===== flow/constraint.sdc =====
create_clock -name core_clock -period 7.86 [get_ports {clk}]
set_input_delay 1.5720 -clock core_clock [delete_from_list [all_inputs] [get_ports {clk}]]
set_output_delay 1.5720 -clock core_clock [all_outputs]
set_load 0.01 [all_outputs]

===== flow/run.sh =====
#!/bin/bash
# the make line also repeats each setting of config.mk as NAME=value (left out here)
make -C /OpenROAD-flow-scripts/flow DESIGN_CONFIG=/design/flow/config.mk WORK_HOME=/design/flow/orfs CLKGATE_MAP_FILE= finish

===== flow/config.mk =====
export PLATFORM = sky130hd
export DESIGN_NAME = fir_filter
export DESIGN_NICKNAME = fir_filter
export VERILOG_FILES = /design/flow/design.v
export SDC_FILE = /design/flow/constraint.sdc
export NUM_CORES = 4
export LEC_CHECK = 0
export ABC_AREA = 1
export CAP_MARGIN = 20
export CELL_PAD_IN_SITES_GLOBAL_PLACEMENT = 0
export CORE_ASPECT_RATIO = 0.53
export CORE_MARGIN = 2
export CORE_UTILIZATION = 70
export CTS_CLUSTER_DIAMETER = 87
export GPL_ROUTABILITY_DRIVEN = 1
export GPL_TIMING_DRIVEN = 1
export MIN_ROUTING_LAYER = met1
export PLACE_DENSITY_LB_ADDON = 0.24
export SETUP_SLACK_MARGIN = 0.66
export SLEW_MARGIN = 20
export TNS_END_PERCENT = 10

===== flow/design.v =====
`timescale 1ns / 1ps
module fir_filter
#(
    parameter NUM_ELEMENTS = 7
)
(
    input clk,
    input rst,
    input [ 7 : 0 ] weight_data,
    input [ 2 : 0 ] weight_idx,
    input weight_valid,
    output weight_ready,
    input [ 7 : 0 ] input_data,
    input input_valid,
    output input_ready,
    output [ 15 : 0 ] output_data,
    input output_ready,
    output output_valid
);
    assign weight_ready = 1;
    assign input_ready = 1;
    assign output_valid = 1;
    reg [7:0] weights [NUM_ELEMENTS-1:0];
    reg [7:0] values [NUM_ELEMENTS-1:0];
    integer i;
    always@(posedge clk)begin
        if (rst)begin
            for (i = 0; i< NUM_ELEMENTS; i = i+1)
                weights[i] = 0;
        end else if (weight_valid)
            weights[weight_idx] = weight_data;
        for (i = NUM_ELEMENTS-1; i> 0; i=i-1)begin
            values[i] <= rst?0:values[i-1];
        end
        values[0] <= rst?0:input_data;
    end
    wire [15:0] intermediate_sums [NUM_ELEMENTS-1:0];
    assign output_data = intermediate_sums[NUM_ELEMENTS-1];  
    generate
        genvar j;
        for (j = 0; j<NUM_ELEMENTS; j=j+1)begin:summation
            assign intermediate_sums[j] = (j?intermediate_sums[j-1]:0) + values[j]*weights[j];
        end
    endgenerate
endmodule

==> results_dict.tcl, run 1 <==
# place-and-route summary
set metrics [dict create \
    edf_count 48 \
    worstReg2RegStart "values[0][1]" \
    slew_violations 0 \
    cp-end-kind "output port" \
    cts-buffers-inserted 9 \
    postSynthSeqShare_pct 13.73 \
    critPathRequiredTime_ns 6.29 \
    route.detailed.drc 0 \
    skew_ns 0.009663 \
    common_cells "inv_1, nand2_1, fa_1, ha_1, nor2_1" \
    htreeDepth 3 \
    die_h_um 126.5 \
    ctsRootBufferMaster "clkbuf_16" \
    cts_tree "yes" \
    clock_net_power_uw 506 \
    fin_setup_tns_ns -8.703 \
    grt_pass1_wl_um 86570 \
    ys_sh_xor_pct 0.7888 \
    yosys-top-cells-area "fa_1, inv_1, ha_1" \
    min_path_type "register to register" \
    num_vias 15220 \
    maxCapViolCount 0 \
    top_area_cell "fa_1" \
    maxSlewHeadroom_pct 42.13 \
    portBuffers 37 \
    warnings 31 \
    rrSetupSlack_ns 6.74 \
    simple_gate_area_share_pct 12.86 \
    endpoint "output_data[15]" \
    routed_wl_um 53560 \
    synthCells 2424 \
    clkTransAtPathRegs_ns 0.09 \
    power_frac_comb_pct 68.3 \
    fmax_mhz 113.4 \
    nets 3177 \
    r2r-end "values[1][1]" \
    cp_slowest_cell "fa_1" \
    startpoint "weights[5][5]" \
    ys_sh_adder_pct 52.04 \
    cp_data_arrival_time_ns 7.24 \
    crit_cells 26 \
    synthArstFlopShare_pct 0 \
    drt-pass1-iter-count 6 \
    cp_num_buf_inv 9 \
    tightest_slew_ns 0.8649 \
    ys_sh_mux_pct 0 \
    dieArea_mm2 0.02976 \
    coreArea_mm2 0.02758 \
    syn2layout_area_growth_pct 13.49 \
    seq_cell_power_uw 677 \
    initial_utilization_pct 71.89 \
    violatedChecks "negative setup slack" \
    syn_avg_cell_area_um2 8.180 \
    yosys.area.top_type_share_pct 40.49 \
    hpwl_um 46130 \
    ir_drop_v 0.0004391 \
    cts_hold_buf 0 \
    hold_path_end "values[4][3]" \
    power.share.clock_pct 13.6 \
    track_usage_pct 38.72 \
    intPower_uw 2056 \
    synth.comb.largest_family "adder cells" \
    worstHoldPathCells 2 \
    drtIter0Drc 1507 \
    synth_flops 112 \
    outcome "complete, but fails checks" \
    viasPerCell 5.170 \
    cts.sinks 112 \
    path_delay_family "adder cells" \
    seqPwrFrac_pct 18.1 \
    post-route-period-util_pct 112.2 \
    yosysCellCount 2424 \
    postLayoutSetupSlackWorst_ns -0.9564 \
    fin_crit_ns 8.816 \
    power.leakage_uw 0.01384 \
    power_density_mw_per_mm2 165.9 \
    ant_nets 0 \
    flop_cell "dfxtp_1" \
    max-clock-path-buffers 2 \
    critical_path_class "register to output port" \
    p_sw_uw 1677 \
    ioPinCount 43 \
    top_power_group "combinational cells" \
    synth.cell_area_mm2 0.01983 \
    hold_viol 0 \
    pg_comb_uw 2550 \
    synth_cell_types 35 \
    yosysMostFrequentCell "inv_1" \
    hold_path.startpoint "values[3][3]" \
    wire_per_inst_um 18.20 \
    r2r_cells 4 \
    worstPathMaxFanout 7 \
    grt_pass1_vias 16420 \
    grt_setup_unrepaired "yes" \
    yosys_area_mm2 0.01983 \
    holdWs_ns 0.5259 \
    row_count 44 \
    crit_path_start_kind "register" \
    antenna_found_initial 0 \
    yosysWarningCount 2 \
    switching_share_pct 44.92 \
    globalplace.congestion 0.9691 \
    grt.overflow.total 0 \
    crit_path_max_incr_delay_ns 0.60 \
    setup_viol 12 \
    clock_latency_ns 0.39 \
    compound_area_share_pct 1.237 \
    crit_top_cell "fa_1" \
    grt_max_degree 59 \
    die_w_um 235.2 \
]
[through the flow]
step,util (%),instance area [um2],setup slack (ns),power [uW],std cells
global route,81.57,22500,-1.191,3985,2942
CTS,80.86,22300,-0.8809,3651,2930
floorplan,-,20060,0.1540,2078,2426
finish,81.58,22500,-0.9564,3733,2943
detailed placement,78.98,21780,-0.9633,3158,2899
global placement,78.98,21780,-0.8303,3093,2899
[cell type report]
| cell class | instances | area, um2 |
|---|---|---|
| flip-flops and latches | 112 | 2743 |
| clock inverters | 6 | 67.56 |
| multi-input cells | 1302 | 13620 |
| repair buffers | 256 | 2033 |
| clock buffers | 10 | 239.0 |
| diodes | 1 | 2.502 |
| well taps | 368 | 460.4 |
| inverters | 888 | 3333 |
| fillers | 1778 | 5080 |
[layer usage]
layer	wire length, um	up-vias	track usage, %	share of wire [%]
met5	0	-	0	0
met4	1332	0	9.270	2.5
met3	7781	87	14.58	15
met2	21710	840	53.88	41
met1	22740	7421	57.65	42
li1	-	6868	-	-
[repair_timing]
action | in CTS | in global routing
pin swaps | 42 | 20
hold endpoints to repair | 0 | 0
gates resized | 92 | 32
setup buffers | 15 | 12
setup endpoints to repair | 13 | 14
==> run 2: changes to the inputs <==
Settings changed: CELL_PAD_IN_SITES_GLOBAL_PLACEMENT 0 to unset, CORE_ASPECT_RATIO 0.53 to unset, CORE_UTILIZATION 70 to 68, CTS_CLUSTER_DIAMETER 87 to 40, CTS_CLUSTER_SIZE set to 38, GPL_ROUTABILITY_DRIVEN 1 to unset, GPL_TIMING_DRIVEN 1 to unset, MAX_ROUTING_LAYER set to met4, MIN_ROUTING_LAYER met1 to unset, PLACE_DENSITY_LB_ADDON 0.24 to 0.3, SETUP_SLACK_MARGIN 0.66 to 1.21, TNS_END_PERCENT 10 to unset.
Clock period 7.86 ns to 8.44 ns, I/O delays scaled along.
==> run 2 against run 1 <==
Net effect: still fails the layout checks on negative setup slack; highest routed layer unchanged; largest cell class unchanged; die size grew 2.6%; synthesized cell count did not move; hold slack better by 0.12 ns.
==> results_dict.tcl, run 2 <==
# place-and-route summary
set metrics [dict create \
    outcome "complete, but fails checks" \
    violatedChecks "negative setup slack" \
    fin_crit_ns 8.951 \
    row_count 62 \
    critical_path_class "register to output port" \
    synth_flops 112 \
    synth.cell_area_mm2 0.01983 \
    ys_sh_adder_pct 52.04 \
    clock_net_power_uw 477 \
    num_vias 15610 \
    path_delay_family "adder cells" \
    tightest_slew_ns 0.8698 \
    nets 3200 \
    top_area_cell "fa_1" \
    synth.comb.largest_family "adder cells" \
    critPathRequiredTime_ns 6.75 \
    dieArea_mm2 0.03054 \
    initial_utilization_pct 69.08 \
    seq_cell_power_uw 635 \
    cp-end-kind "output port" \
    edf_count 48 \
    globalplace.congestion 0.9919 \
    portBuffers 37 \
    drtIter0Drc 1381 \
    grt_setup_unrepaired "yes" \
    hpwl_um 41940 \
    ir_drop_v 0.0003452 \
    cts.sinks 112 \
    htreeDepth 3 \
    cp_slowest_cell "fa_2" \
    drt-pass1-iter-count 6 \
    compound_area_share_pct 1.237 \
    power_density_mw_per_mm2 173.3 \
    fmax_mhz 111.7 \
    cp_num_buf_inv 8 \
    maxCapViolCount 0 \
    intPower_uw 2176 \
    p_sw_uw 1794 \
    grt.busiest_layer "met2" \
    common_cells "inv_1, nand2_1, fa_1, ha_1, nor2_1" \
    flop_cell "dfxtp_1" \
    clock_latency_ns 0.38 \
    max-clock-path-buffers 2 \
    yosys-top-cells-area "fa_1, inv_1, ha_1" \
    hold_viol 0 \
    ys_sh_xor_pct 0.7888 \
    worstHoldPathCells 3 \
    setup_viol 10 \
    startpoint "weights[3][3]" \
    yosysWarningCount 2 \
    r2r_cells 3 \
    ctsRootBufferMaster "clkbuf_16" \
    ys_sh_mux_pct 0 \
    yosys_area_mm2 0.01983 \
    use_met3_pct 5.744 \
    crit_path_start_kind "register" \
    r2r-end "values[1][5]" \
    antenna_cells 0 \
    pg_comb_uw 2860 \
    seqPwrFrac_pct 16.0 \
    grt_max_degree 59 \
    worstPathMaxFanout 6 \
    skew_ns 0.01015 \
    yosysMostFrequentCell "inv_1" \
    yosys.area.top_type_share_pct 40.49 \
    grt_use_met2_pct 62.30 \
    grt.overflow.total 0 \
    ioPinCount 43 \
    coreArea_mm2 0.02870 \
    use_met1_pct 44.74 \
    yosysCellCount 2424 \
    clkTransAtPathRegs_ns 0.09 \
    synthCells 2424 \
    crit_top_cell "fa_1" \
    cts-buffers-inserted 9 \
    maxSlewHeadroom_pct 42.01 \
    top_power_group "combinational cells" \
    endpoint "output_data[15]" \
    slew_violations 0 \
    ant_nets 0 \
    post-route-period-util_pct 106.1 \
    postLayoutSetupSlackWorst_ns -0.5109 \
    viasPerCell 5.235 \
    grt_pass1_vias 17480 \
    syn2layout_area_growth_pct 15.54 \
    routed_wl_um 53180 \
    holdWs_ns 0.6483 \
    wire_per_inst_um 17.84 \
    fin_setup_tns_ns -4.086 \
    cts_hold_buf 0 \
    cts_tree "yes" \
    power.share.clock_pct 12.0 \
    worstReg2RegStart "values[0][5]" \
    grt_pass1_wl_um 86370 \
    syn_avg_cell_area_um2 8.180 \
    postSynthSeqShare_pct 13.73 \
    die_h_um 174.8 \
    rrSetupSlack_ns 7.30 \
    track_usage_pct 38.15 \
    cp_data_arrival_time_ns 7.26 \
    power.leakage_uw 0.01398 \
    crit_cells 26 \
    hold_path.startpoint "values[3][1]" \
    switching_share_pct 45.19 \
    route.detailed.drc 0 \
    crit_path_max_incr_delay_ns 0.60 \
    synthArstFlopShare_pct 0 \
    power_frac_comb_pct 72.0 \
    fillers 1687 \
    die_w_um 174.8 \
    min_path_type "register to register" \
    synth_cell_types 35 \
    simple_gate_area_share_pct 12.86 \
    hold_path_end "values[4][1]" \
    warnings 31 \
    antenna_found_initial 0 \
]
## run 2: repair_timing
item | 4_1_cts | 5_1_grt
pin swaps | 85 | 37
gates resized | 149 | 42
setup buffers | 36 | 15
setup endpoints to repair | 13 | 14
## run 2: area by class of cell
class	instances	area [um2]	area share [%]
clock buffers	10	229.0	0.9995
flip-flops and latches	112	2739	11.96
clock inverters	6	76.32	0.3332
inverters	888	3333	14.55
multi-input cells	1302	13830	60.39
well taps	384	480.5	2.097
repair buffers	279	2216	9.673
## run 2: stage by stage
stage	area [um2]	util (%)	std cells	setup WS (ns)	total power (uW)
4_1_cts	22660	78.95	2966	-0.3777	3663
2_1_floorplan	20150	-	2426	0.6190	2034
3_5_place_dp	21830	76.05	2914	-0.4324	3062
3_3_place_gp	21830	76.05	2914	-0.2576	2991
5_1_grt	22910	79.81	2981	-0.6678	4183
6_report	22910	79.81	2981	-0.5109	3969
## run 2: metal layers
metal,vias up,wire length [um]
met5,-,0
met3,221,4405
met4,0,3876
met1,7653,18740
met2,818,26160
li1,6913,-
==> run 3: changes to the inputs <==
Settings changed: CAP_MARGIN 20 to 5, CELL_PAD_IN_SITES_GLOBAL_PLACEMENT set to 3, CORE_ASPECT_RATIO set to 0.53, CORE_MARGIN 2 to 7, CORE_UTILIZATION 68 to 23, CTS_CLUSTER_DIAMETER 40 to 325, CTS_CLUSTER_SIZE 38 to unset, GPL_ROUTABILITY_DRIVEN set to 1, GPL_TIMING_DRIVEN set to 0, HOLD_SLACK_MARGIN set to -0.07, MAX_ROUTING_LAYER met4 to unset, MIN_ROUTING_LAYER set to met2, PLACE_DENSITY set to 0.82, PLACE_DENSITY_LB_ADDON 0.3 to unset, SETUP_SLACK_MARGIN 1.21 to -1.32, TNS_END_PERCENT set to 10.
Clock period 8.44 ns to 20.3 ns, I/O delays scaled along.
==> run 3 against run 2 <==
Net effect: now clean on timing, DRC and antenna; register-to-register slack gained 12 ns; total power shrank 66%; combinational power shrank 69%; global-route usage shrank 18 points.
==> results_dict.tcl, run 3 <==
# place-and-route summary
set metrics [dict create \
    yosys-top-cells-area "fa_1, inv_1, ha_1" \
    nets 3083 \
    antenna_found_initial 0 \
    synth_cell_types 35 \
    globalplace.congestion 0.8976 \
    crit_path_start_kind "register" \
    die_w_um 417.3 \
    cts_hold_buf 0 \
    routed_wl_um 62640 \
    r2r_cells 3 \
    postSynthSeqShare_pct 13.73 \
    intPower_uw 686.4 \
    path_delay_family "adder cells" \
    min_path_type "register to register" \
    simple_gate_area_share_pct 12.86 \
    tightest_slew_ns 1.039 \
    endpoint "output_data[15]" \
    max-clock-path-buffers 2 \
    ioPinCount 43 \
    power.leakage_uw 0.01288 \
    synth.cell_area_mm2 0.01983 \
    synthArstFlopShare_pct 0 \
    crit_cells 27 \
    seq_cell_power_uw 247 \
    worstReg2RegStart "weights[6][1]" \
    ys_sh_xor_pct 0.7888 \
    slew_violations 0 \
    synth.comb.largest_family "adder cells" \
    drtIter0Drc 1309 \
    cp_data_arrival_time_ns 8.99 \
    hpwl_um 54040 \
    die_h_um 227.8 \
    r2r-end "weights[6][1]" \
    power_frac_comb_pct 65.3 \
    worstHoldPathCells 3 \
    coreArea_mm2 0.08539 \
    track_usage_pct 20.10 \
    ir_drop_v 0.0001651 \
    cts_resized 0 \
    syn_avg_cell_area_um2 8.180 \
    hold_path_end "weights[6][5]" \
    viasPerCell 5.260 \
    htreeDepth 3 \
    warnings 28 \
    power.share.clock_pct 16.2 \
    startpoint "values[0][7]" \
    ys_sh_adder_pct 52.04 \
    grt_pass1_vias 23690 \
    power_density_mw_per_mm2 60.89 \
    yosysMostFrequentCell "inv_1" \
    portBuffers 37 \
    skew_ns 0.02682 \
    grt.overflow.total 0 \
    yosys.area.top_type_share_pct 40.49 \
    synthCells 2424 \
    fin_crit_ns 13.05 \
    clock_net_power_uw 217 \
    num_vias 19150 \
    row_count 78 \
    post-route-period-util_pct 64.31 \
    yosysCellCount 2424 \
    ctsRootBufferMaster "clkbuf_16" \
    stdcell_area_mm2 0.02199 \
    cp-end-kind "output port" \
    edf_count 48 \
    p_sw_uw 652.4 \
    cts-buffers-inserted 9 \
    route.detailed.drc 0 \
    seqPwrFrac_pct 18.5 \
    worstPathMaxFanout 9 \
    hold_path.startpoint "weights[6][5]" \
    postLayoutSetupSlackWorst_ns 7.245 \
    place_area_mm2 0.02166 \
    drt-pass1-iter-count 6 \
    fin_setup_tns_ns 0 \
    maxCapViolCount 0 \
    holdWs_ns 0.7799 \
    cts_setup_buffers 0 \
    seq_area_mm2 0.002723 \
    grt_max_degree 21 \
    syn2layout_area_growth_pct 10.90 \
    place_ws_ns 7.334 \
    ys_sh_mux_pct 0 \
    final_util_pct 25.75 \
    switching_share_pct 48.73 \
    pg_comb_uw 874 \
    hold_viol 0 \
    setup_viol 0 \
    wire_per_inst_um 17.20 \
    crit_path_max_incr_delay_ns 0.76 \
    initial_utilization_pct 23.22 \
    synth_flops 112 \
    maxSlewHeadroom_pct 30.71 \
    fillers 9459 \
    critical_path_class "register to output port" \
    top_area_cell "fa_1" \
    flop_cell "dfxtp_1" \
    cp_slowest_cell "clkbuf_1" \
    dieArea_mm2 0.09504 \
    grt_setup_unrepaired "no" \
    rrSetupSlack_ns 18.81 \
    common_cells "inv_1, nand2_1, fa_1, ha_1, nor2_1" \
    cts_tree "yes" \
    outcome "complete, no violations" \
    yosys_area_mm2 0.01983 \
    crit_top_cell "fa_1" \
    cts.sinks 112 \
    critPathRequiredTime_ns 16.24 \
    fmax_mhz 76.60 \
    clkTransAtPathRegs_ns 0.10 \
    ant_nets 0 \
    cp_num_buf_inv 10 \
    clock_latency_ns 0.43 \
    compound_area_share_pct 1.237 \
    grt_pass1_wl_um 94760 \
    yosysWarningCount 2 \
    logic_area_mm2 0.01328 \
    top_power_group "combinational cells" \
]
[run 3: final cells by class]
cell class,instances,area share [%]
Multi-Input combinational cell,1302,60.41
Buffer,124,2.276
Clock inverter,5,0.2276
Clock buffer,11,1.201
Antenna cell,1,0.01138
Tap cell,1160,6.601
Inverter,888,15.16
Timing Repair Buffer,38,1.736
Sequential cell,112,12.38
[run 3: per-layer routing]
| metal | track usage [%] | up-vias | part of all wire, % |
|---|---|---|---|
| li1 | - | 6669 | - |
| met5 | 10.37 | - | 1.2 |
| met4 | 1.777 | 31 | 1.3 |
| met1 | - | 7472 | 0 |
| met3 | 39.65 | 138 | 60 |
| met2 | 15.15 | 4843 | 38 |
[run 3: stage by stage]
stage / instances / total power, uW
after floorplan: 2426 / 716.5
after global placement: 3623 / 1087
after detailed placement: 3623 / 1083
after CTS: 3639 / 1297
after global routing: 3640 / 1436
final: 3641 / 1339
==> run 4: changes to the inputs <==
Settings changed: ABC_AREA 1 to unset, CAP_MARGIN 5 to 20, CELL_PAD_IN_SITES_GLOBAL_PLACEMENT 3 to unset, CORE_ASPECT_RATIO 0.53 to unset, CORE_MARGIN 7 to 2, CORE_UTILIZATION 23 to 61, CTS_CLUSTER_DIAMETER 325 to unset, GPL_ROUTABILITY_DRIVEN 1 to unset, GPL_TIMING_DRIVEN 0 to unset, HOLD_SLACK_MARGIN -0.07 to unset, MIN_ROUTING_LAYER met2 to unset, PLACE_DENSITY 0.82 to unset, SETUP_SLACK_MARGIN -1.32 to unset, TNS_END_PERCENT 10 to unset.
Clock period 20.3 ns to 6.48 ns, I/O delays scaled along.
==> run 4 against run 3 <==
Net effect: clock skew is 0.012 ns lower; global-route usage up 12 points; the layout now fails its checks (negative setup slack); clock-buffer cell count is the same; register-to-register slack lost 14 ns; critical path depth down 1; sequential cell count unchanged; critical path type unchanged; non-clock buffer count increased by 108; synthesized cell count down 23%; critical endpoint is now output_data[14]; final cell count shrank 30%; design area up 0.31%; wire length is 24% lower; clock power went up to 2.8 times the previous value.
==> results_dict.tcl, run 4 <==
# place-and-route summary
set metrics [dict create \
    outcome "complete, but fails checks" \
    violatedChecks "negative setup slack" \
    power.leakage_uw 0.01130 \
    endpoint "output_data[14]" \
    warnings 33 \
    route.detailed.drc 0 \
    pg_comb_uw 2740 \
    wire_per_inst_um 18.87 \
    power_frac_comb_pct 65.9 \
    min_path_type "register to register" \
    cp-end-kind "output port" \
    yosys.area.top_type_share_pct 42.91 \
    htreeDepth 3 \
    hold_viol 0 \
    clock_net_power_uw 604 \
    worstPathMaxFanout 7 \
    die_w_um 179.1 \
    synthArstFlopShare_pct 0 \
    coreArea_mm2 0.03043 \
    drtIter0Drc 756 \
    synthCells 1875 \
    hpwl_um 41640 \
    yosysWarningCount 2 \
    crit_cells 26 \
    cp_data_arrival_time_ns 7.41 \
    critPathRequiredTime_ns 5.18 \
    slew_violations 0 \
    crit_path_max_incr_delay_ns 0.55 \
    postSynthSeqShare_pct 14.55 \
    syn_avg_cell_area_um2 9.977 \
    routed_wl_um 47860 \
    startpoint "weights[3][3]" \
    stdcell_area_mm2 0.02206 \
    cp_num_buf_inv 8 \
    max-clock-path-buffers 2 \
    yosys-top-cells-area "fa_1, ha_1, and2_1" \
    ant_nets 0 \
    cts-buffers-inserted 9 \
    simple_gate_area_share_pct 16.71 \
    seqPwrFrac_pct 19.5 \
    nets 2742 \
    hold_path.startpoint "values[3][1]" \
    synth.cell_area_mm2 0.01871 \
    crit_path_start_kind "register" \
    cts.sinks 112 \
    ys_sh_adder_pct 55.15 \
    clock_latency_ns 0.40 \
    crit_top_cell "fa_1" \
    yosysCellCount 1875 \
    switching_share_pct 42.57 \
    rrSetupSlack_ns 5.22 \
    grt_pass1_wl_um 75870 \
    clkTransAtPathRegs_ns 0.08 \
    yosysMostFrequentCell "inv_1" \
    dieArea_mm2 0.03208 \
    synth_flops 112 \
    path_delay_family "adder cells" \
    syn2layout_area_growth_pct 17.91 \
    row_count 64 \
    r2r_cells 2 \
    power.share.clock_pct 14.5 \
    yosys_area_mm2 0.01871 \
    flop_cell "dfxtp_1" \
    die_h_um 179.1 \
    critical_path_class "register to output port" \
    postLayoutSetupSlackWorst_ns -2.231 \
    cp_slowest_cell "fa_1" \
    globalplace.congestion 0.9229 \
    grt_setup_unrepaired "yes" \
    fmax_mhz 114.8 \
    post-route-period-util_pct 134.4 \
    skew_ns 0.01492 \
    r2r-end "values[1][3]" \
    ir_drop_v 0.0003887 \
    top_power_group "combinational cells" \
    initial_utilization_pct 61.48 \
    portBuffers 37 \
    ioPinCount 43 \
    maxSlewHeadroom_pct 50.08 \
    setup_viol 13 \
    viasPerCell 5.057 \
    maxCapViolCount 0 \
    grt_pass1_vias 13810 \
    edf_count 48 \
    ctsRootBufferMaster "clkbuf_16" \
    top_area_cell "fa_1" \
    holdWs_ns 0.5351 \
    hold_path_end "values[4][1]" \
    worstReg2RegStart "values[0][3]" \
    tightest_slew_ns 0.7472 \
    cts_tree "yes" \
    num_vias 12830 \
    cts_hold_buf 0 \
    compound_area_share_pct 1.037 \
    place_area_mm2 0.02104 \
    track_usage_pct 32.48 \
    worstHoldPathCells 1 \
    drt-pass1-iter-count 5 \
    fin_crit_ns 8.711 \
    power_density_mw_per_mm2 188.2 \
    seq_cell_power_uw 811 \
    intPower_uw 2384 \
    synth.comb.largest_family "adder cells" \
    ys_sh_xor_pct 1.451 \
    fillers 2312 \
    synth_cell_types 32 \
    grt.overflow.total 0 \
    p_sw_uw 1767 \
    antenna_found_initial 0 \
    grt_max_degree 41 \
    common_cells "inv_1, fa_1, and2_1, ha_1, nand2_1" \
    ys_sh_mux_pct 0.4281 \
]
## run 4: per-stage QoR
step                instances  setup slack (ns)  util [%]  setup TNS (ns)  power (uW)
finish                   2536            -2.231     72.49          -21.88        4151
global route             2535            -2.449     72.48          -24.40        4484
floorplan                1877            -1.297         -          -10.65        2365
detailed placement       2473            -2.230     69.14          -21.71        3451
global placement         2473            -2.160     69.14          -20.87        3442
CTS                      2513            -2.153     71.19          -21.35        3965
## run 4: timing repair
| action | CTS | global route |
|---|---|---|
| endpoints found under the hold margin | 0 | 0 |
| gates cloned | 0 | 0 |
| resized | 100 | 52 |
| buffers inserted | 24 | 23 |
| pin swaps | 46 | 71 |
| endpoints found under the setup margin | 14 | 14 |
## run 4: layout make-up
class / count / area, um2 / area share, %
Antenna cell: 1 / 2.502 / 0.01134
Clock buffer: 11 / 252.7 / 1.146
Clock inverter: 5 / 43.79 / 0.1985
Inverter: 503 / 1888 / 8.560
Multi-Input combinational cell: 1238 / 14530 / 65.89
Sequential cell: 112 / 2730 / 12.38
Tap cell: 396 / 495.5 / 2.246
Timing Repair Buffer: 270 / 2111 / 9.569
## run 4: layer usage
metal	vias to the layer above	track usage, %	wire length, um
met2	381	51.83	22470
met3	58	6.319	3152
met4	0	9.913	1525
met1	6459	45.36	20710
met5	-	0	0
li1	5927	-	-
==> run 5: changes to the inputs <==
Settings changed: ABC_AREA set to 1, CORE_ASPECT_RATIO set to 1.43, CORE_UTILIZATION 61 to 47, CTS_CLUSTER_DIAMETER set to 261, CTS_CLUSTER_SIZE set to 88, GPL_TIMING_DRIVEN set to 1, HOLD_SLACK_MARGIN set to -0.02, MIN_ROUTING_LAYER set to met1, PLACE_DENSITY_LB_ADDON set to 0.25, TNS_END_PERCENT set to 35.
Clock period 6.48 ns to 13.8 ns, I/O delays scaled along.
==> run 5 against run 4 <==
Net effect: now clean on timing, DRC and antenna; clock power decreased by 51%; clock-buffer cell count decreased by 2; non-clock buffer count decreased by 232; design area decreased by 6.1%; total power decreased by 58%; critical path depth decreased by 1; via count increased by 7.6%; hold slack improved by 0.044 ns; final cell count increased by 15%; clock skew decreased by 0.0029 ns; synthesized cell count increased by 29%; global-route usage decreased by 9.2 points; critical path type unchanged; critical endpoint is now output_data[15].
==> results_dict.tcl, run 5 <==
# place-and-route summary
set metrics [dict create \
    outcome "complete, no violations" \
    track_usage_pct 23.28 \
    syn_avg_cell_area_um2 8.180 \
    r2r_cells 2 \
    ant_nets 0 \
    die_w_um 175.8 \
    power_density_mw_per_mm2 85.12 \
    hpwl_um 42080 \
    grt_pass1_vias 15010 \
    grt_max_degree 59 \
    crit_top_cell "fa_1" \
    coreArea_mm2 0.04189 \
    hold_path_end "values[3][7]" \
    top_area_cell "fa_1" \
    skew_ns 0.01204 \
    warnings 28 \
    ys_sh_mux_pct 0 \
    crit_path_start_kind "register" \
    crit_cells 25 \
    yosys_area_mm2 0.01983 \
    portBuffers 37 \
    fillers 4059 \
    endpoint "output_data[15]" \
    pg_comb_uw 1060 \
    yosysCellCount 2424 \
    place_area_mm2 0.02040 \
    drt-pass1-iter-count 5 \
    top_power_group "combinational cells" \
    hold_path.startpoint "values[2][7]" \
    power_frac_comb_pct 60.1 \
    tightest_slew_ns 0.7984 \
    yosys-top-cells-area "fa_1, inv_1, ha_1" \
    cts_resized 0 \
    yosys.area.top_type_share_pct 40.49 \
    fin_crit_ns 11.31 \
    edf_count 48 \
    maxCapViolCount 0 \
    fin_setup_tns_ns 0 \
    cts_setup_buffers 0 \
    path_delay_family "adder cells" \
    ir_drop_v 0.0002132 \
    clkTransAtPathRegs_ns 0.09 \
    htreeDepth 3 \
    nets 2959 \
    r2r-end "values[1][5]" \
    grt_setup_unrepaired "no" \
    initial_utilization_pct 47.33 \
    wire_per_inst_um 16.49 \
    stdcell_area_mm2 0.02072 \
    compound_area_share_pct 1.237 \
    dieArea_mm2 0.04387 \
    cp_slowest_cell "dfxtp_1" \
    synth_flops 112 \
    hold_viol 0 \
    post-route-period-util_pct 81.93 \
    worstHoldPathCells 2 \
    grt_pass1_wl_um 77630 \
    min_path_type "register to register" \
    cts_tree "yes" \
    synthCells 2424 \
    power.share.clock_pct 16.9 \
    setup_viol 0 \
    synth.comb.largest_family "adder cells" \
    ys_sh_xor_pct 0.7888 \
    yosysMostFrequentCell "inv_1" \
    synthArstFlopShare_pct 0 \
    ctsRootBufferMaster "clkbuf_16" \
    critical_path_class "register to output port" \
    switching_share_pct 44.78 \
    worstPathMaxFanout 9 \
    worstReg2RegStart "values[0][5]" \
    cp_num_buf_inv 8 \
    rrSetupSlack_ns 12.62 \
    slew_violations 0 \
    cts.sinks 112 \
    antenna_cells 0 \
    cp-end-kind "output port" \
    startpoint "values[0][5]" \
    syn2layout_area_growth_pct 4.499 \
    critPathRequiredTime_ns 11.04 \
    max-clock-path-buffers 2 \
    drtIter0Drc 795 \
    ioPinCount 43 \
    num_vias 13800 \
    dp.cells 2892 \
    seqPwrFrac_pct 23.0 \
    p_sw_uw 789.8 \
    routed_wl_um 47960 \
    synth_cell_types 35 \
    clock_net_power_uw 298 \
    globalplace.congestion 0.8847 \
    power.leakage_uw 0.01269 \
    crit_path_max_incr_delay_ns 0.83 \
    clock_latency_ns 0.40 \
    seq_cell_power_uw 406 \
    flop_cell "dfxtp_1" \
    yosysWarningCount 2 \
    layout.cells.non_filler 2908 \
    postSynthSeqShare_pct 13.73 \
    maxSlewHeadroom_pct 46.77 \
    cp_data_arrival_time_ns 8.55 \
    grt.overflow.total 0 \
    common_cells "inv_1, nand2_1, fa_1, ha_1, nor2_1" \
    synth.cell_area_mm2 0.01983 \
    cts_hold_buf 0 \
    simple_gate_area_share_pct 12.86 \
    die_h_um 249.6 \
    viasPerCell 4.746 \
    antenna_found_initial 0 \
    fmax_mhz 88.45 \
    route.detailed.drc 0 \
    final_util_pct 49.46 \
    intPower_uw 973.9 \
    ys_sh_adder_pct 52.04 \
    row_count 90 \
    cts-buffers-inserted 9 \
    p_total_uw 1764 \
]
run 5: routing by layer:
layer	share of wire (%)	up-vias	track usage, %	wire length [um]
li1	-	6442	-	-
met1	38	6950	26.62	18270
met2	54	310	43.50	26010
met3	2.9	100	2.057	1399
met4	4.8	0	10.79	2283
met5	0	-	0	0
run 5: stage by stage:
step	setup slack, ns	hold slack (ns)
4_1_cts	2.390	0.5823
3_5_place_dp	2.830	0.5621
6_report	2.494	0.5792
2_1_floorplan	4.597	0.5825
5_1_grt	2.221	0.6211
3_3_place_gp	2.907	0.5724
run 5: layout make-up:
type / count / area, um2 / area share, %
Clock buffer: 9 / 225.2 / 1.087
Clock inverter: 7 / 95.09 / 0.4589
Inverter: 888 / 3333 / 16.09
Multi-Input combinational cell: 1302 / 13280 / 64.09
Sequential cell: 112 / 2723 / 13.14
Tap cell: 552 / 690.7 / 3.333
Timing Repair Buffer: 38 / 372.9 / 1.800
==> run 6: changes to the inputs <==
Settings changed: ABC_AREA 1 to unset, CAP_MARGIN 20 to 40, CELL_PAD_IN_SITES_GLOBAL_PLACEMENT set to 2, CORE_ASPECT_RATIO 1.43 to 1.41, CORE_UTILIZATION 47 to 43, CTS_CLUSTER_DIAMETER 261 to 152, CTS_CLUSTER_SIZE 88 to unset, GPL_ROUTABILITY_DRIVEN set to 0, GPL_TIMING_DRIVEN 1 to unset, HOLD_SLACK_MARGIN -0.02 to unset, MAX_ROUTING_LAYER set to met4, MIN_ROUTING_LAYER met1 to met2, PLACE_DENSITY_LB_ADDON 0.25 to unset, SETUP_SLACK_MARGIN set to 1.75, SLEW_MARGIN 20 to 0, TNS_END_PERCENT 35 to 40.
Clock period 13.8 ns to 9.91 ns, I/O delays scaled along.
==> run 6 against run 5 <==
Net effect: still clean on timing, DRC and antenna; clock-buffer cell count unchanged; non-clock buffer count is 108 higher; design area up 2.0%; synthesized cell count shrank 23%; synthesized area fell by 5.7%; final cell count is 12% lower; clock power rose by 44%; sequential cell count stayed put; die size grew 3.1%; global-route usage grew 16 points; critical endpoint unchanged; largest cell class unchanged; highest routed layer unchanged.
==> results_dict.tcl, run 6 <==
# place-and-route summary
set metrics [dict create \
    power_density_mw_per_mm2 129.5 \
    r2r-end "values[1][7]" \
    syn_avg_cell_area_um2 9.977 \
    postSynthSeqShare_pct 14.55 \
    htreeDepth 3 \
    intPower_uw 1535 \
    worstHoldPathCells 1 \
    grt_setup_unrepaired "yes" \
    cp_num_buf_inv 6 \
    hpwl_um 45390 \
    yosysMostFrequentCell "inv_1" \
    cts.sinks 112 \
    route.detailed.drc 0 \
    cts_hold_buf 0 \
    cp_data_arrival_time_ns 7.55 \
    power.leakage_uw 0.01065 \
    crit_chain "buf_6 > and2_4 > fa_1 > inv_2 > fa_1 > fa_1 > inv_1 > fa_1 > fa_2 > fa_2 > fa_1 > fa_1 > inv_2 > fa_1 > inv_2 > ha_4 > a21o_1 > a21o_4 > o41ai_4 > o21ai_1 > xnor2_1 > buf_2" \
    synth.cell_area_mm2 0.01871 \
    setup_viol 0 \
    grt.busiest_layer "met3" \
    dp.cells 2479 \
    min_path_type "register to register" \
    ctsRootBufferMaster "clkbuf_16" \
    top_area_cell "fa_1" \
    maxSlewHeadroom_pct 54.51 \
    stdcell_area_mm2 0.02112 \
    cts-buffers-inserted 9 \
    track_usage_pct 39.22 \
    clkTransAtPathRegs_ns 0.09 \
    endpoint "output_data[15]" \
    r2r_cells 3 \
    flop_cell "dfxtp_1" \
    cp_slowest_cell "fa_2" \
    grt_use_met2_pct 47.39 \
    synth.comb.largest_family "adder cells" \
    seq_cell_power_uw 541 \
    critPathRequiredTime_ns 7.93 \
    ys_sh_mux_pct 0.4281 \
    drt-pass1-iter-count 5 \
    synth_flops 112 \
    worstPathMaxFanout 7 \
    outcome "complete, no violations" \
    yosysWarningCount 2 \
    hold_path_end "values[5][2]" \
    p_total_uw 2737 \
    clock_latency_ns 0.41 \
    path_delay_family "adder cells" \
    logic_area_mm2 0.01426 \
    yosys.area.top_type_share_pct 42.91 \
    seq_area_mm2 0.002759 \
    ir_drop_v 0.0002031 \
    skew_ns 0.01163 \
    wire_per_inst_um 20.96 \
    syn2layout_area_growth_pct 12.92 \
    ys_sh_xor_pct 1.451 \
    coreArea_mm2 0.04290 \
    post-route-period-util_pct 96.18 \
    clock_net_power_uw 429 \
    fin_setup_tns_ns 0 \
    rrSetupSlack_ns 8.86 \
    grt_pass1_wl_um 84330 \
    crit_path_start_kind "register" \
    layout.cells.non_filler 2573 \
    grt.overflow.total 0 \
    nets 2618 \
    die_w_um 179.7 \
    grt_max_degree 39 \
    crit_path_max_incr_delay_ns 0.60 \
    hold_viol 0 \
    use_met1_pct 0 \
    fillers 4184 \
    simple_gate_area_share_pct 16.71 \
    yosys_area_mm2 0.01871 \
    cp-end-kind "output port" \
    place_area_mm2 0.02004 \
    synthCells 1875 \
    max-clock-path-buffers 2 \
    top_power_group "combinational cells" \
    warnings 33 \
    routed_wl_um 53920 \
    worstReg2RegStart "values[0][7]" \
    yosysCellCount 1875 \
    die_h_um 251.7 \
    compound_area_share_pct 1.037 \
    crit_cells 22 \
    ioPinCount 43 \
    hold_path.startpoint "values[4][2]" \
    drtIter0Drc 2089 \
    p_sw_uw 1202 \
    portBuffers 37 \
    power_frac_comb_pct 64.5 \
    fin_crit_ns 9.532 \
    critical_path_class "register to output port" \
    startpoint "weights[3][3]" \
    pg_comb_uw 1770 \
    maxCapViolCount 0 \
    yosys-top-cells-area "fa_1, ha_1, and2_1" \
    initial_utilization_pct 43.60 \
    crit_top_cell "fa_1" \
    switching_share_pct 43.92 \
    row_count 90 \
    tightest_slew_ns 0.6809 \
    antenna_found_initial 0 \
    synth_cell_types 32 \
    synthArstFlopShare_pct 0 \
    fmax_mhz 104.9 \
    slew_violations 0 \
    ys_sh_adder_pct 55.15 \
    num_vias 16720 \
    power.share.clock_pct 15.7 \
    common_cells "inv_1, fa_1, and2_1, ha_1, nand2_1" \
    dieArea_mm2 0.04521 \
    ant_nets 0 \
    edf_count 48 \
    viasPerCell 6.497 \
    cts_tree "yes" \
    seqPwrFrac_pct 19.8 \
    grt_pass1_vias 20820 \
    use_met3_pct 48.93 \
]
run 6: metrics by stage:
stage	util (%)	hold WS, ns	setup WS [ns]
finish	49.24	0.5402	0.3784
global route	49.20	0.5420	0.1506
CTS	48.82	0.5392	0.3998
detailed placement	46.71	0.5617	0.1975
global placement	46.71	0.5621	0.2185
floorplan	-	0.5000	1.446
run 6: timing repair:
action	CTS	global route
buffers inserted	60	11
setup endpoints to repair	13	13
gates resized	81	29
pin swaps	53	27
run 6: layer usage:
| metal | up-vias | share of wire, % |
|---|---|---|
| li1 | 5659 | - |
| met1 | 6462 | 0 |
| met2 | 4333 | 56 |
| met3 | 264 | 38 |
| met4 | 0 | 6.1 |
| met5 | - | 0 |
run 6: layout make-up:
cell class | count | area share [%]
well taps | 552 | 3.270
flip-flops and latches | 112 | 13.06
clock buffers | 9 | 1.066
multi-input cells | 1238 | 67.51
clock inverters | 7 | 0.4442
repair buffers | 146 | 5.639
inverters | 503 | 8.938
diodes | 6 | 0.07108
==> run 7: changes to the inputs <==
Settings changed: ABC_AREA set to 1, CAP_MARGIN 40 to 20, CELL_PAD_IN_SITES_GLOBAL_PLACEMENT 2 to unset, CORE_ASPECT_RATIO 1.41 to 0.5, CORE_UTILIZATION 43 to 40, CTS_CLUSTER_DIAMETER 152 to 169, CTS_CLUSTER_SIZE set to 100, GPL_ROUTABILITY_DRIVEN 0 to unset, MAX_ROUTING_LAYER met4 to unset, MIN_ROUTING_LAYER met2 to unset, PLACE_DENSITY set to 0.73, SETUP_SLACK_MARGIN 1.75 to unset, SLEW_MARGIN 0 to 20, TNS_END_PERCENT 40 to unset.
Clock period 9.91 ns to 13.0 ns, I/O delays scaled along.
==> run 7 against run 6 <==
Net effect: largest power group unchanged; sequential share of layout area is essentially flat; clock power down about 30%; synthesized cell count grew 29%; critical path type unchanged; via count is 17% lower; clock skew decreased by 0.0050 ns; non-clock buffer count fell by 108; sequential cell count is the same; core utilization fell by 6.5 points; wire length down 12%; combinational power decreased by 35%; clock-buffer cell count grew 2.
==> results_dict.tcl, run 7 <==
# place-and-route summary
set metrics [dict create \
    outcome "complete, no violations" \
    top_power_group "combinational cells" \
    common_cells "inv_1, nand2_1, fa_1, ha_1, nor2_1" \
    slew_violations 0 \
    viasPerCell 4.616 \
    critical_path_class "register to output port" \
    startpoint "values[0][7]" \
    cp_data_arrival_time_ns 8.41 \
    top_area_cell "fa_1" \
    cp_slowest_cell "dfxtp_1" \
    simple_gate_area_share_pct 12.86 \
    die_w_um 318.9 \
    yosys-top-cells-area "fa_1, inv_1, ha_1" \
    hpwl_um 40300 \
    yosys.area.top_type_share_pct 40.49 \
    die_h_um 161.4 \
    track_usage_pct 19.55 \
    cts_setup_buffers 0 \
    r2r_cells 2 \
    power.leakage_uw 0.01268 \
    synth.cell_area_mm2 0.01983 \
    crit_path_max_incr_delay_ns 0.62 \
    power.share.clock_pct 16.1 \
    grt_max_degree 59 \
    crit_top_cell "fa_1" \
    grt_setup_unrepaired "no" \
    maxSlewHeadroom_pct 43.97 \
    fin_crit_ns 11.01 \
    yosysMostFrequentCell "inv_1" \
    postSynthSeqShare_pct 13.73 \
    portBuffers 37 \
    ys_sh_mux_pct 0 \
    seq_area_mm2 0.002723 \
    worstPathMaxFanout 9 \
    dp.cells 2989 \
    clock_net_power_uw 302 \
    num_vias 13870 \
    routed_wl_um 47420 \
    fin_setup_tns_ns 0 \
    fillers 4581 \
    intPower_uw 1040 \
    cp-end-kind "output port" \
    r2r-end "weights[6][0]" \
    cts_resized 0 \
    endpoint "output_data[15]" \
    route.detailed.drc 0 \
    wire_per_inst_um 15.78 \
    critPathRequiredTime_ns 10.40 \
    yosys_area_mm2 0.01983 \
    ant_nets 0 \
    yosysWarningCount 2 \
    min_path_type "register to register" \
    antenna_cells 0 \
    flop_cell "dfxtp_1" \
    cts_hold_buf 0 \
    ir_drop_v 0.0001332 \
    drtIter0Drc 1347 \
    ctsRootBufferMaster "clkbuf_16" \
    switching_share_pct 44.59 \
    synth_flops 112 \
    power_density_mw_per_mm2 90.19 \
    antenna_found_initial 0 \
    warnings 28 \
    clock_latency_ns 0.38 \
    dieArea_mm2 0.05147 \
    coreArea_mm2 0.04871 \
    cts-buffers-inserted 9 \
    globalplace.congestion 0.9327 \
    synth.comb.largest_family "adder cells" \
    yosysCellCount 2424 \
    maxCapViolCount 0 \
    grt.overflow.total 0 \
    worstReg2RegStart "weights[6][0]" \
    clkTransAtPathRegs_ns 0.08 \
    ys_sh_xor_pct 0.7888 \
    rrSetupSlack_ns 11.99 \
    seq_cell_power_uw 429 \
    hold_path_end "values[3][6]" \
    compound_area_share_pct 1.237 \
    initial_utilization_pct 40.71 \
    fmax_mhz 90.79 \
    cp_num_buf_inv 8 \
    path_delay_family "adder cells" \
    p_sw_uw 837.4 \
    worstHoldPathCells 2 \
    post-route-period-util_pct 84.73 \
    logic_area_mm2 0.01328 \
    hold_viol 0 \
    cts_tree "yes" \
    crit_path_start_kind "register" \
    synthCells 2424 \
    syn2layout_area_growth_pct 5.010 \
    grt_pass1_vias 14830 \
    seqPwrFrac_pct 22.8 \
    nets 2959 \
    drt-pass1-iter-count 5 \
    max-clock-path-buffers 2 \
    syn_avg_cell_area_um2 8.180 \
    layout.cells.non_filler 3005 \
    pg_comb_uw 1150 \
    edf_count 48 \
    ys_sh_adder_pct 52.04 \
    hold_path.startpoint "values[2][6]" \
    row_count 57 \
    tightest_slew_ns 0.8404 \
    ioPinCount 43 \
    grt_pass1_wl_um 78230 \
    htreeDepth 3 \
    crit_cells 25 \
    cts.sinks 112 \
    synthArstFlopShare_pct 0 \
    synth_cell_types 35 \
    setup_viol 0 \
    skew_ns 0.006650 \
    power_frac_comb_pct 61.1 \
]
==> run 7: cell type report <==
class,instances,area share (%)
Multi-Input combinational cell,1302,63.78
Inverter,888,16.01
Sequential cell,112,13.08
Tap cell,649,3.900
Timing Repair Buffer,38,1.791
Clock buffer,11,1.220
Clock inverter,5,0.2223
==> run 7: per-layer routing <==
layer / vias to the layer above / share of wire (%) / wire, um / track usage, %
met4: 0 / 3.4 / 1630 / 6.700
met5: - / 0 / 0 / 0
li1: 6438 / - / - / -
met3: 92 / 8.4 / 3979 / 3.611
met2: 509 / 45 / 21560 / 31.61
met1: 6831 / 43 / 20260 / 26.54
==> run 7: per-stage QoR <==
step	utilization (%)	worst slack (ns)	hold WS (ns)	area [um2]	power, uW
floorplan	-	3.957	0.5825	19840	1119
global placement	42.13	2.473	0.5554	20520	1576
detailed placement	42.13	2.421	0.5512	20520	1582
CTS	42.74	1.990	0.5634	20820	1884
global route	42.74	1.773	0.6144	20820	2014
finish	42.74	1.985	0.5673	20820	1878
==> run 8: changes to the inputs <==
Settings changed: ABC_AREA 1 to 0, CELL_PAD_IN_SITES_GLOBAL_PLACEMENT set to 0, CORE_ASPECT_RATIO 0.5 to 1.22, CORE_UTILIZATION 40 to 72, CTS_CLUSTER_DIAMETER 169 to 223, CTS_CLUSTER_SIZE 100 to 80, GPL_ROUTABILITY_DRIVEN set to 1, GPL_TIMING_DRIVEN set to 1, HOLD_SLACK_MARGIN set to -0.09, MIN_ROUTING_LAYER set to met1, PLACE_DENSITY 0.73 to 0.35, SETUP_SLACK_MARGIN set to -0.15, TNS_END_PERCENT set to 10.
Clock period 13.0 ns to 7.86 ns, I/O delays scaled along.
==> run 8 against run 7 <==
Net effect: now fails the layout checks on negative setup slack; die size is 47% lower; combinational power is 84% higher; critical path depth is 2 lower; largest cell class unchanged; via count is 3.7% lower; final cell count is 19% lower; sequential power is 56% higher; non-clock buffer count is 200 higher; global-route usage is 19 points higher; sequential share of layout area is 0.33 points lower; setup slack worse by 3.1 ns; synthesized cell count is 23% lower; wire length is 1.8% higher; critical path type unchanged.
==> results_dict.tcl, run 8 <==
# place-and-route summary
set metrics [dict create \
    skew_ns 0.01564 \
    grt_pass1_wl_um 77700 \
    fmax_mhz 110.9 \
    tightest_slew_ns 0.7111 \
    cts_tree "yes" \
    postSynthSeqShare_pct 14.55 \
    seq_cell_power_uw 669 \
    nets 2710 \
    fin_crit_ns 9.016 \
    logic_area_mm2 0.01421 \
    synth.comb.largest_family "adder cells" \
    p_sw_uw 1380 \
    ys_sh_adder_pct 55.15 \
    outcome "complete, but fails checks" \
    crit_cells 23 \
    yosys_area_mm2 0.01871 \
    yosysCellCount 1875 \
    yosys.area.top_type_share_pct 42.91 \
    layout.cells.non_filler 2442 \
    ys_sh_mux_pct 0.4281 \
    route.detailed.drc 0 \
    track_usage_pct 38.38 \
    cp_num_buf_inv 8 \
    postLayoutSetupSlackWorst_ns -1.156 \
    grt.overflow.total 0 \
    met3WireLength_um 2807 \
    grt_pass1_vias 15080 \
    crit_chain "buf_6 > and2_4 > fa_1 > inv_1 > fa_1 > fa_1 > inv_1 > fa_1 > fa_1 > fa_2 > fa_1 > fa_1 > inv_1 > fa_1 > inv_2 > ha_4 > a21o_1 > a21o_1 > o41ai_2 > buf_4 > buf_6 > xnor2_2 > buf_2" \
    r2r-end "values[1][6]" \
    worstReg2RegStart "values[0][6]" \
    synthArstFlopShare_pct 0 \
    worstHoldPathCells 1 \
    yosysWarningCount 2 \
    synth.cell_area_mm2 0.01871 \
    critical_path_class "register to output port" \
    synthCells 1875 \
    power_density_mw_per_mm2 153.4 \
    rrSetupSlack_ns 6.73 \
    cp_slowest_cell "fa_1" \
    hold_path_end "values[2][2]" \
    grt_setup_unrepaired "yes" \
    grt_max_degree 56 \
    p_total_uw 3287 \
    warnings 33 \
    die_h_um 182.0 \
    cp_data_arrival_time_ns 7.44 \
    hold_path.startpoint "values[1][2]" \
    flop_cell "dfxtp_1" \
    routed_wl_um 48290 \
    switching_share_pct 42.00 \
    ys_sh_xor_pct 1.451 \
    num_vias 13360 \
    crit_path_max_incr_delay_ns 0.62 \
    critPathRequiredTime_ns 6.29 \
    post-route-period-util_pct 114.7 \
    maxSlewHeadroom_pct 52.59 \
    syn_avg_cell_area_um2 9.977 \
    intPower_uw 1906 \
    path_delay_family "adder cells" \
    wire_per_inst_um 19.78 \
    drt-pass1-iter-count 5 \
    compound_area_share_pct 1.037 \
    startpoint "weights[3][3]" \
    violatedChecks "negative setup slack" \
    ir_drop_v 0.0003481 \
    slew_violations 0 \
    coreArea_mm2 0.02570 \
    cts.sinks 112 \
    power.leakage_uw 0.01115 \
    yosysMostFrequentCell "inv_1" \
    wl_met2_um 24390 \
    common_cells "inv_1, fa_1, and2_1, ha_1, nand2_1" \
    min_path_type "register to register" \
    power_frac_comb_pct 64.5 \
    max-clock-path-buffers 2 \
    highest_layer "met4" \
    pg_comb_uw 2120 \
    portBuffers 37 \
    top_area_cell "fa_1" \
    fillers 1530 \
    clock_latency_ns 0.38 \
    row_count 65 \
    htreeDepth 3 \
    cts-buffers-inserted 9 \
    antenna_cells 0 \
    synth_flops 112 \
    place_ws_ns -1.306 \
    seq_area_mm2 0.002730 \
    dp.cells 2406 \
    drtIter0Drc 887 \
    crit_top_cell "fa_1" \
    hpwl_um 41620 \
    top_power_group "combinational cells" \
    syn2layout_area_growth_pct 14.51 \
    endpoint "output_data[13]" \
    die_w_um 149.9 \
    ioPinCount 43 \
    clkTransAtPathRegs_ns 0.10 \
    edf_count 48 \
    r2r_cells 2 \
    maxCapViolCount 0 \
    globalplace.congestion 0.9189 \
    crit_path_start_kind "register" \
    antenna_found_initial 0 \
    ctsRootBufferMaster "clkbuf_16" \
    worstPathMaxFanout 3 \
    hold_viol 0 \
    dieArea_mm2 0.02729 \
    wirelength_met1_um 17820 \
    power.share.clock_pct 15.1 \
    viasPerCell 5.471 \
    simple_gate_area_share_pct 16.71 \
    clock_net_power_uw 497 \
    setup_viol 12 \
    ant_nets 0 \
    yosys-top-cells-area "fa_1, ha_1, and2_1" \
    synth_cell_types 32 \
    holdWs_ns 0.6137 \
    initial_utilization_pct 72.79 \
    cts_hold_buf 0 \
    cp-end-kind "output port" \
    seqPwrFrac_pct 20.3 \
]
## run 8: what timing repair did
item,in CTS,in global routing
setup endpoints to repair,12,13
buffers inserted,20,2
pin swaps,44,10
gates resized,71,13
## run 8: final cells by class
type | count | area share, %
clock buffers | 9 | 1.051
clock inverters | 7 | 0.3680
inverters | 503 | 8.814
multi-input cells | 1238 | 66.32
flip-flops and latches | 112 | 12.75
well taps | 335 | 1.957
repair buffers | 238 | 8.744
## run 8: metrics by stage
stage / area (um2) / setup TNS [ns] / utilization [%]
after floorplan: 18810 / -0.5107 / -
after global placement: 20850 / -8.419 / 81.14
after detailed placement: 20850 / -9.278 / 81.14
after CTS: 21400 / -9.174 / 83.25
after global routing: 21420 / -11.44 / 83.35
final: 21420 / -8.949 / 83.35
## run 8: routing by layer
layer  GRT usage (%)  vias to the layer above
li1                -                     5861
met1           47.56                     6799
met2           65.15                      530
met3           4.422                      171
met4           22.15                        0
met5               0                        -
==> run 9: changes to the inputs <==
Settings changed: ABC_AREA 0 to 1, CELL_PAD_IN_SITES_GLOBAL_PLACEMENT 0 to unset, CORE_ASPECT_RATIO 1.22 to unset, CORE_UTILIZATION 72 to 59, CTS_CLUSTER_DIAMETER 223 to 221, CTS_CLUSTER_SIZE 80 to unset, GPL_ROUTABILITY_DRIVEN 1 to unset, GPL_TIMING_DRIVEN 1 to unset, HOLD_SLACK_MARGIN -0.09 to unset, MIN_ROUTING_LAYER met1 to unset, PLACE_DENSITY 0.35 to unset, SETUP_SLACK_MARGIN -0.15 to 0.05, TNS_END_PERCENT 10 to unset.
Clock period 7.86 ns to 6.92 ns, I/O delays scaled along.
==> run 9 against run 8 <==
Net effect: critical path type unchanged; critical path depth up 4; clock skew down 0.0075 ns; clock-buffer cell count up 1; non-clock buffer count up 24; via count up 8.4%; design area up 7.5%; sequential cell count unchanged; synthesized area up 6.0%; final cell count up 24%; the layout still fails its checks (negative setup slack); register-to-register slack worse by 0.94 ns; global-route usage down 6.6 points; sequential share of layout area down 0.84 points; largest cell class unchanged.
==> results_dict.tcl, run 9 <==
# place-and-route summary
set metrics [dict create \
    ir_drop_v 0.0004851 \
    common_cells "inv_1, nand2_1, fa_1, ha_1, nor2_1" \
    seqPwrFrac_pct 15.6 \
    intPower_uw 2704 \
    compound_area_share_pct 1.237 \
    worstReg2RegStart "values[0][0]" \
    num_vias 14490 \
    r2r_cells 4 \
    ioPinCount 43 \
    pg_comb_uw 3650 \
    worstPathMaxFanout 5 \
    holdWs_ns 0.5323 \
    min_path_type "register to register" \
    top_area_cell "fa_1" \
    route.detailed.drc 0 \
    drt-pass1-iter-count 5 \
    cp_slowest_cell "fa_2" \
    syn2layout_area_growth_pct 16.15 \
    yosysCellCount 2424 \
    grt_max_degree 59 \
    cp-end-kind "output port" \
    edf_count 48 \
    seq_cell_power_uw 772 \
    cts_tree "yes" \
    portBuffers 37 \
    crit_path_max_incr_delay_ns 0.57 \
    row_count 67 \
    crit_cells 27 \
    fin_crit_ns 8.503 \
    slew_violations 0 \
    yosys-top-cells-area "fa_1, inv_1, ha_1" \
    die_w_um 187.3 \
    grt_pass1_vias 15740 \
    final_util_pct 69.20 \
    clock_latency_ns 0.39 \
    flop_cell "dfxtp_1" \
    endpoint "output_data[15]" \
    startpoint "weights[0][5]" \
    htreeDepth 3 \
    nets 3183 \
    fin_setup_tns_ns -17.06 \
    power.share.clock_pct 10.8 \
    hold_path.startpoint "values[1][3]" \
    warnings 33 \
    post-route-period-util_pct 122.9 \
    die_h_um 187.3 \
    clock_net_power_uw 538 \
    ys_sh_adder_pct 52.04 \
    yosys.area.top_type_share_pct 40.49 \
    cp_data_arrival_time_ns 7.12 \
    initial_utilization_pct 59.58 \
    clkTransAtPathRegs_ns 0.08 \
    synth.comb.largest_family "adder cells" \
    hpwl_um 44620 \
    synthArstFlopShare_pct 0 \
    power_density_mw_per_mm2 215.5 \
    maxSlewHeadroom_pct 37.30 \
    rrSetupSlack_ns 5.79 \
    grt_pass1_wl_um 84370 \
    synth.cell_area_mm2 0.01983 \
    cp_num_buf_inv 10 \
    r2r-end "values[1][0]" \
    hold_path_end "values[2][3]" \
    critical_path_class "register to output port" \
    synth_flops 112 \
    maxCapViolCount 0 \
    syn_avg_cell_area_um2 8.180 \
    postLayoutSetupSlackWorst_ns -1.583 \
    yosysMostFrequentCell "inv_1" \
    ctsRootBufferMaster "clkbuf_16" \
    antenna_cells 0 \
    fmax_mhz 117.6 \
    cts.sinks 112 \
    coreArea_mm2 0.03328 \
    yosysWarningCount 2 \
    crit_path_start_kind "register" \
    grt.overflow.total 0 \
    power.leakage_uw 0.01386 \
    ys_sh_xor_pct 0.7888 \
    synthCells 2424 \
    simple_gate_area_share_pct 12.86 \
    postSynthSeqShare_pct 13.73 \
    critPathRequiredTime_ns 5.54 \
    switching_share_pct 45.53 \
    max-clock-path-buffers 2 \
    fillers 2828 \
    antenna_found_initial 0 \
    cts-buffers-inserted 9 \
    track_usage_pct 31.76 \
    worstHoldPathCells 2 \
    setup_viol 13 \
    wire_per_inst_um 16.98 \
    outcome "complete, but fails checks" \
    drtIter0Drc 1034 \
    ys_sh_mux_pct 0 \
    routed_wl_um 51430 \
    path_delay_family "adder cells" \
    power_frac_comb_pct 73.6 \
    globalplace.congestion 0.8990 \
    ant_nets 0 \
    tightest_slew_ns 0.9406 \
    violatedChecks "negative setup slack" \
    dieArea_mm2 0.03509 \
    top_power_group "combinational cells" \
    skew_ns 0.008153 \
    viasPerCell 4.784 \
    grt_setup_unrepaired "yes" \
    synth_cell_types 35 \
    yosys_area_mm2 0.01983 \
    p_sw_uw 2260 \
    hold_viol 0 \
]
[run 9: layer usage]
metal / wire, um / vias up / global-route usage, %
li1: - / 6881 / -
met1: 22560 / 7129 / 44.51
met2: 24370 / 426 / 52.69
met3: 3188 / 51 / 4.278
met4: 1311 / 0 / 8.089
met5: 0 / - / 0
[run 9: what timing repair did]
item / CTS / global route
buffers inserted: 15 / 16
gates cloned: 0 / 0
hold buffers: 0 / 0
gates resized: 131 / 95
pin swaps: 66 / 60
hold endpoints to repair: 0 / 0
setup endpoints to repair: 14 / 13
[run 9: area by class of cell]
cell class                 count  area (um2)  area share, %
sequential                   112        2741          11.90
tap                          448       560.5          2.434
timing repair buffer         262        2163          9.393
multi-input combinational   1302       13960          60.62
clock buffer                  10       229.0         0.9942
inverter                     888        3333          14.47
clock inverter                 6       41.29         0.1793
[run 9: stage by stage]
stage / area (um2) / worst slack (ns) / cells / total power, uW
2_1_floorplan: 20150 / -0.5970 / 2426 / 2480
3_3_place_gp: 22000 / -1.825 / 2984 / 3691
3_5_place_dp: 22000 / -1.884 / 2984 / 3711
4_1_cts: 22620 / -1.611 / 3014 / 4299
5_1_grt: 23030 / -1.802 / 3028 / 5302
6_report: 23030 / -1.583 / 3028 / 4964
==> run 10: changes to the inputs <==
Settings changed: ABC_AREA 1 to unset, CORE_UTILIZATION 59 to 10, CTS_CLUSTER_DIAMETER 221 to unset, SETUP_SLACK_MARGIN 0.05 to unset.
Clock period 6.92 ns to 19.6 ns, I/O delays scaled along.
==> run 10 against run 9 <==
Net effect: now clean on timing, DRC and antenna; die size rose to 5.4 times the previous value; final cell count up 45%; total power is 75% lower; critical endpoint unchanged; register-to-register slack improved by 12 ns; clock-buffer cell count down 1; clock skew about the same; hold slack better by 0.090 ns; combinational power decreased by about 80%; wire length decreased by 10%; synthesized cell count down 23%; core utilization down 57 points; non-clock buffer count decreased by 223.
==> results_dict.tcl, run 10 <==
# place-and-route summary
set metrics [dict create \
    ctsRootBufferMaster "clkbuf_16" \
    crit_cells 24 \
    maxCapViolCount 0 \
    portBuffers 37 \
    compound_area_share_pct 1.037 \
    crit_top_cell "fa_1" \
    clock_net_power_uw 206 \
    pg_comb_uw 733 \
    p_sw_uw 541.9 \
    max-clock-path-buffers 2 \
    cts-buffers-inserted 9 \
    r2r-end "values[1][4]" \
    row_count 158 \
    simple_gate_area_share_pct 16.71 \
    slew_violations 0 \
    grt_pass1_wl_um 75150 \
    yosysWarningCount 2 \
    hpwl_um 40680 \
    clkTransAtPathRegs_ns 0.09 \
    globalplace.congestion 0.8190 \
    critPathRequiredTime_ns 15.68 \
    fillers 21100 \
    yosys.area.top_type_share_pct 42.91 \
    min_path_type "register to register" \
    cts.sinks 112 \
    cts_resized 0 \
    worstPathMaxFanout 9 \
    switching_share_pct 44.43 \
    drt-pass1-iter-count 6 \
    fmax_mhz 79.33 \
    flop_cell "dfxtp_1" \
    r2r_cells 1 \
    synth.comb.largest_family "adder cells" \
    holdWs_ns 0.6225 \
    cts_setup_buffers 0 \
    path_delay_family "adder cells" \
    maxSlewHeadroom_pct 38.91 \
    crit_chain "nand2_1 > fa_1 > fa_1 > inv_1 > fa_1 > fa_1 > inv_1 > fa_1 > fa_1 > inv_1 > fa_1 > fa_1 > inv_1 > fa_1 > inv_1 > ha_1 > o21a_1 > o21ai_0 > a21oi_1 > o41ai_2 > o21ai_1 > xnor2_1 > buf_4 > clkdlybuf4s50_1" \
    power_frac_comb_pct 60.1 \
    power.share.clock_pct 16.9 \
    num_vias 11850 \
    skew_ns 0.007797 \
    die_h_um 436.5 \
    coreArea_mm2 0.1856 \
    grt_pass1_vias 13070 \
    fin_crit_ns 12.61 \
    cts_tree "yes" \
    postSynthSeqShare_pct 14.55 \
    cp_data_arrival_time_ns 8.69 \
    post-route-period-util_pct 64.31 \
    clock_latency_ns 0.39 \
    ir_drop_v 0.0001024 \
    synth_cell_types 32 \
    synthArstFlopShare_pct 0 \
    ioPinCount 43 \
    hold_path_end "values[2][0]" \
    worstHoldPathCells 1 \
    rrSetupSlack_ns 18.28 \
    seqPwrFrac_pct 23.0 \
    initial_utilization_pct 10.08 \
    htreeDepth 3 \
    ys_sh_adder_pct 55.15 \
    tightest_slew_ns 0.9163 \
    intPower_uw 677.9 \
    dieArea_mm2 0.1905 \
    synth_flops 112 \
    top_area_cell "fa_1" \
    top_power_group "combinational cells" \
    yosysMostFrequentCell "inv_1" \
    track_usage_pct 5.043 \
    route.detailed.drc 0 \
    endpoint "output_data[15]" \
    grt_setup_unrepaired "no" \
    place_area_mm2 0.02209 \
    nets 2511 \
    viasPerCell 2.696 \
    cp_slowest_cell "dfxtp_1" \
    antenna_found_initial 3 \
    synthCells 1875 \
    critical_path_class "register to output port" \
    setup_viol 0 \
    common_cells "inv_1, fa_1, and2_1, ha_1, nand2_1" \
    ant_nets 0 \
    ys_sh_mux_pct 0.4281 \
    cts_hold_buf 0 \
    die_w_um 436.5 \
    power.leakage_uw 0.01008 \
    drtIter0Drc 612 \
    grt.overflow.total 0 \
    syn2layout_area_growth_pct 19.88 \
    routed_wl_um 46260 \
    yosysCellCount 1875 \
    crit_path_max_incr_delay_ns 0.73 \
    p_total_uw 1220 \
    warnings 28 \
    stdcell_area_mm2 0.02243 \
    fin_setup_tns_ns 0 \
    hold_viol 0 \
    synth.cell_area_mm2 0.01871 \
    crit_path_start_kind "register" \
    startpoint "values[0][5]" \
    cp_num_buf_inv 7 \
    edf_count 48 \
    cp-end-kind "output port" \
    yosys_area_mm2 0.01871 \
    grt_max_degree 71 \
    outcome "complete, no violations" \
    syn_avg_cell_area_um2 9.977 \
    ys_sh_xor_pct 1.451 \
    yosys-top-cells-area "fa_1, ha_1, and2_1" \
    power_density_mw_per_mm2 54.39 \
    wire_per_inst_um 10.52 \
    hold_path.startpoint "values[1][0]" \
    worstReg2RegStart "values[0][4]" \
    seq_cell_power_uw 281 \
]
run 10: routing by layer:
layer  share of wire (%)  wire length [um]  global-route usage, %  up-vias
met2                  51             23390                  8.729      228
li1                    -                 -                      -     5461
met3                 3.9              1801                 0.5960       46
met4                 2.5              1142                  1.808        4
met5               0.030                14                      0        -
met1                  43             19910                  6.410     6113
run 10: area by class of cell:
type	count	area [um2]	share of cell area [%]
Inverter	503	1888	8.419
Tap cell	2480	3103	13.84
Clock inverter	7	87.58	0.3905
Timing Repair Buffer	39	380.4	1.696
Sequential cell	112	2723	12.14
Multi-Input combinational cell	1238	14000	62.42
Clock buffer	9	225.2	1.004
Antenna cell	8	20.02	0.08927
run 10: metrics by stage:
| stage | setup slack (ns) | util [%] | cells |
|---|---|---|---|
| finish | 6.995 | 12.08 | 4396 |
| global route | 6.554 | 12.08 | 4396 |
| CTS | 6.926 | 12.07 | 4388 |
| detailed placement | 7.391 | 11.90 | 4372 |
| global placement | 7.392 | 11.90 | 4372 |
| floorplan | 9.021 | - | 1877 |
Power and IR drop assume default switching activity.
